==> trial 15 <==
Design bellmanford, start of the top module:
module bellmanford (reset, clock, GMAR1, GMDR1, GMAR2, GMDR2, IMAR, IMDR, WMAR1, WMAR2, WMDR1, WMDR2, WMWDR, WMWAR, WMWE, OMAR, OMDR, OMWAR, OMWDR, OMWE, NegCycle, Finish);
input clock,reset;
output reg [12:0] GMAR1;
input wire [127:0] GMDR1;
output reg [12:0] GMAR2;
input wire [127:0] GMDR2;
output reg [12:0] IMAR;
input wire [7:0] IMDR;
output reg [12:0] WMAR1;
input wire [127:0] WMDR1;
output reg [12:0] WMAR2;
input wire [127:0] WMDR2;
output reg [12:0] WMWAR;
output reg [127:0] WMWDR;
output reg WMWE;
output wire [12:0] OMAR;
output wire [15:0] OMDR;
assign OMAR = 13'b0;
assign OMDR = 16'b0;
output reg [12:0] OMWAR;
output reg [15:0] OMWDR;
output reg OMWE;
output reg NegCycle;
output reg Finish;
parameter [4:0]  
Init    = 4'b0000,
Init1   = 4'b0001,
Init2   = 4'b0010,
Init3   = 4'b0011,
Upd_S   = 4'b0100,
Upd_D   = 4'b0101, 
BFA1    = 4'b0110,
BFA_Stall1 = 4'b0111,
BFA2    = 4'b1000,
BFA_Stall2    = 4'b1001,
BFA3    = 4'b1010,
BFA_Stall3 = 4'b1011,
BFA4    = 4'b1100,
BFA5    = 4'b1101,
BFA_Stall4 = 4'b1110,
BFA6    = 4'b1111,
OP1     = 5'b10000,
OP_Stall1 = 5'b10001,
OP2     = 5'b10010,
OP3     = 5'b10011,
OP4     = 5'b10100,
OP_Stall2 = 5'b10101,
Refresh1 = 5'b10110,
Refresh2 = 5'b10111,
End1 = 5'b11000,
End2 = 5'b11001,
End3 = 5'b11010;
reg [127:0] GMDR1_reg;
reg [127:0] GMDR2_reg;
reg [7:0] IMDR_reg;
reg [127:0] WMDR1_reg;
reg [127:0] WMDR2_reg;
always@(posedge clock)
begin
    GMDR1_reg <= GMDR1;
    GMDR2_reg <= GMDR2;
    IMDR_reg <= IMDR;
    WMDR1_reg <= WMDR1;
    WMDR2_reg <= WMDR2;
end
reg [7:0] NumNodes;
reg [7:0] NodeCounter;
reg [7:0] Ureg;
reg [7:0] NumLinks;
reg [7:0] LinkCounter;
reg [7:0] Vreg[0:8];
reg signed [7:0] Wreg[0:8];
reg signed [7:0] NewWeight;
reg [7:0] Sub;
reg BFA_flag;
reg signed [7:0] DistU;
reg First_Node;
reg NegativeCycleCheck;
reg FirstLine;
reg MultiLine;
reg [4:0]   current_state, next_state;
always@(posedge clock)
begin
       current_state <= next_state;
end
always@(posedge clock)
begin
	if(reset)
	begin
		WMWE <= 1'b0;
		OMWE <= 1'b0;
		Finish <= 1'b0;
		NegCycle <= 1'b0;
		GMAR1 <= 0;
  ...
export LEC_CHECK = 0
export CAP_MARGIN = 20
export CORE_MARGIN = 2
export CORE_UTILIZATION = 57
export SETUP_SLACK_MARGIN = 0.65
export SLEW_MARGIN = 20
create_clock -name core_clock -period 2.37 [get_ports {clock}]
run.sh (not shown) runs the stock make flow with config.mk's settings and CLKGATE_MAP_FILE=.
==> inputs of build 54, as changes to trial 15 <==
- CORE_UTILIZATION: 57 -> 40
==> summary of the runs <==
Trial 15 failed in 3_2_place_iop with PPL-0024. Build 54 completed and failed the layout checks on setup timing.
Synthesized cell count is the same in build 54 and trial 15.
Of trial 15 and build 54, build 54 has the higher die size (gap about 30%, measured against build 54).
In synthesized area, trial 15 and build 54 do not differ.
==> figures <==
metric	build 54	trial 15
Avg Synthesized Cell Area	10.6 um^2	10.6 um^2
XOR Share, Synth	3.86%	3.86%
Cells in synth_stat.txt	2357	2357
Core Density at Floorplan	40.5%	57.9%
Die outline height	254 um	213 um
Share of synthesized registers carrying an async set or reset	0%	0%
Prevailing post-synth register cell	dfxtp_1	dfxtp_1
Overall die width	254 um	213 um
Sequential share of the synthesized area	53.4%	53.4%
Top cell type by instance count after synthesis	dfxtp_1	dfxtp_1
Post-synth design cell area	0.0250 mm^2	0.0250 mm^2
Floorplan Core Area	0.0617 mm^2	0.0432 mm^2
Flip-flop and latch count after synthesis	564	564
Simple logic cell fraction of the synthesized area	11.6%	11.6%
Die footprint	0.0645 mm^2	0.0455 mm^2
Cell Rows	91	76
Flip-flops with a built-in enable	204	204
Instance tally after logic synthesis	2357	2357
Status	complete, but fails checks	did not finish
Last stage reached	-	3_2_place_iop
Reasons for failing layout checks	setup timing	-
Distinct cell type count after synthesis	81	81
Multiplexer share	5.84%	5.84%
